== trial 93 ==
Design CPU, start of the top module:
module CPU(
				clk,
			  rst_n,
		   IO_stall,
         awid_m_inf,
       awaddr_m_inf,
       awsize_m_inf,
      awburst_m_inf,
        awlen_m_inf,
      awvalid_m_inf,
      awready_m_inf,
        wdata_m_inf,
        wlast_m_inf,
       wvalid_m_inf,
       wready_m_inf,
          bid_m_inf,
        bresp_m_inf,
       bvalid_m_inf,
       bready_m_inf,
         arid_m_inf,
       araddr_m_inf,
        arlen_m_inf,
       arsize_m_inf,
      arburst_m_inf,
      arvalid_m_inf,
      arready_m_inf, 
          rid_m_inf,
        rdata_m_inf,
        rresp_m_inf,
        rlast_m_inf,
       rvalid_m_inf,
       rready_m_inf 
);
For scale: roughly 420 flip-flops, ~230 I/O pins, ~29000 µm² of cells after synthesis.
clock: 3.64 ns
lec_check: 0
cap_margin: 20
core_margin: 2
core_utilization: 72
cts_cluster_size: 37
place_density_lb_addon: 0.28
setup_slack_margin: 1.07
slew_margin: 20
tns_end_percent: 5
run.sh (not shown) runs the stock make flow with config.mk's settings and CLKGATE_MAP_FILE=.
To summarise trial 93: no stage aborted, but the layout did not pass its checks, failing on negative setup slack.
Modified inputs, build 36 compared to trial 93
# trial 93
export LEC_CHECK = 0
export CAP_MARGIN = 20
export CORE_MARGIN = 2
export CORE_UTILIZATION = 72
export CTS_CLUSTER_SIZE = 37
export PLACE_DENSITY_LB_ADDON = 0.28
export SETUP_SLACK_MARGIN = 1.07
export SLEW_MARGIN = 20
export TNS_END_PERCENT = 5
create_clock -name core_clock -period 3.64 [get_ports {clk}]
# build 36
export LEC_CHECK = 0
export CAP_MARGIN = 20
export CORE_MARGIN = 2
export CORE_UTILIZATION = 72
export CTS_CLUSTER_SIZE = 48
export PLACE_DENSITY_LB_ADDON = 0.26
export SLEW_MARGIN = 20
create_clock -name core_clock -period 5.41 [get_ports {clk}]
==> comparison <==
Nothing crashed in trial 93 and all stages finished; the problem is that the final layout failed, the offending checks being negative setup slack. Build 36 finished every stage and its layout cleared the timing, DRC and antenna checks. Per the comparison of build 36 with trial 93, clock latency reported for the late side of the worst-skew pair went down 0.02 ns; number of iterations in the first detailed-routing pass went down 6; path length in cells of the critical path went down about 4.3%; worst-case headroom to the max-slew limit went down 18 points.

========
Setup of run A:
Starting RTL as in the previous note.
Settings: LEC_CHECK=0, CAP_MARGIN=25, CORE_MARGIN=2, CORE_UTILIZATION=66, GPL_TIMING_DRIVEN=1, HOLD_SLACK_MARGIN=-0.1, MAX_ROUTING_LAYER=met5, SLEW_MARGIN=20, TNS_END_PERCENT=45; clock period 4.38 ns.
Run A finished all stages; layout check result: FAIL, due to setup timing.
The inputs of run B differ from those of run A as listed below.
Settings: TNS_END_PERCENT removed (was 45); CORE_UTILIZATION changed from 66 to 40; GPL_TIMING_DRIVEN removed (was 1); MAX_ROUTING_LAYER removed (was met5); HOLD_SLACK_MARGIN removed (was -0.1); CAP_MARGIN changed from 25 to 20; the clock period (ns, I/O delays scaled along) changed from 4.38 to 5.88.
Re number of buffers on the longest clock path: no difference whatsoever between run B and run A.
The total chip power of run B was superior to that of run A.
Delta (run B minus run A): detailed-route via count shows a reduction of 7.7%; total core area up 0.028 mm².
Of run A and run B, run B shows the higher time the final worst path needs with I/O delays and setup, with run A below it.
The end point of the critical path comes out rd_data[15] in one run and rd_data[13] in the other, namely in run B and run A respectively.
Status | run A and run B | clean except run A
| run A | all stages done | FAIL | setup timing |
Cell count: run B > run A
Going from run A to run B, horizontal die dimension rose by about 28%; number of well taps now sits higher; buffer count from post-CTS setup fixing decreased by 19 relative to the old numbers; wire length per cell after detailed routing shows a reduction of about 9%.
Between run A and run B, the fraction of power spent switching nets is lower for run A.
> inputs changed (run B -> run C)
Settings: changing CORE_UTILIZATION from 40 to 66; setting CTS_CLUSTER_SIZE to 22 for the first time; setting ABC_AREA to 1 for the first time; changing the clock period (ns, I/O delays scaled along) from 5.88 to 2.63.
Results
- Of the two values seen for worst setup path startpoint, rs_data[9] was produced by run B and rt_data[5] by run C.
- Worst hold margin in run C vs run B: down 0.029 ns
- Compared with run B, run C shows a worst setup slack after layout that is 2.96 ns lower.
- In run C the implementation ran to completion but is not tape-out ready, as the final checks report setup timing.
- | total iterations of the first detailed-routing run | run C vs run B | 4 higher |
- The maximum clock frequency of run C is higher than that of run B.
- Relative contribution of the clock network to total power was higher in run C than in run B.
- Run C reports a lower worst setup timing slack at the placement stage than run B does.
### run C -> run D
Settings: ABC_AREA removed (was 1); CTS_CLUSTER_SIZE removed (was 22); CORE_UTILIZATION changed from 66 to 44; the clock period (ns, I/O delays scaled along) changed from 2.63 to 5.88.
==> comparison <==
Run D vs. run C: total detailed-routing wirelength shows a reduction of 22%, fraction of standard cell area that is sequential shows an increase of 4.5 points, clock-buffer cell count shows an increase of 8. Compared with run C, run D improves iteration-0 DRC count of the detailed router. Side by side, setup slack turned out higher in run D than in run C. On hold slack, run D does better than run C. Delta (run D minus run C): maximum frequency has decreased; non-clock buffer count has decreased; switching power share of the total has decreased. Run D | stages: all done | timing, DRC, antenna: all pass. Taking run C over run D, the met3 routed wirelength ratio works out to 2.0.
Power figures rest on the tool's default switching activity, not on a simulated workload.
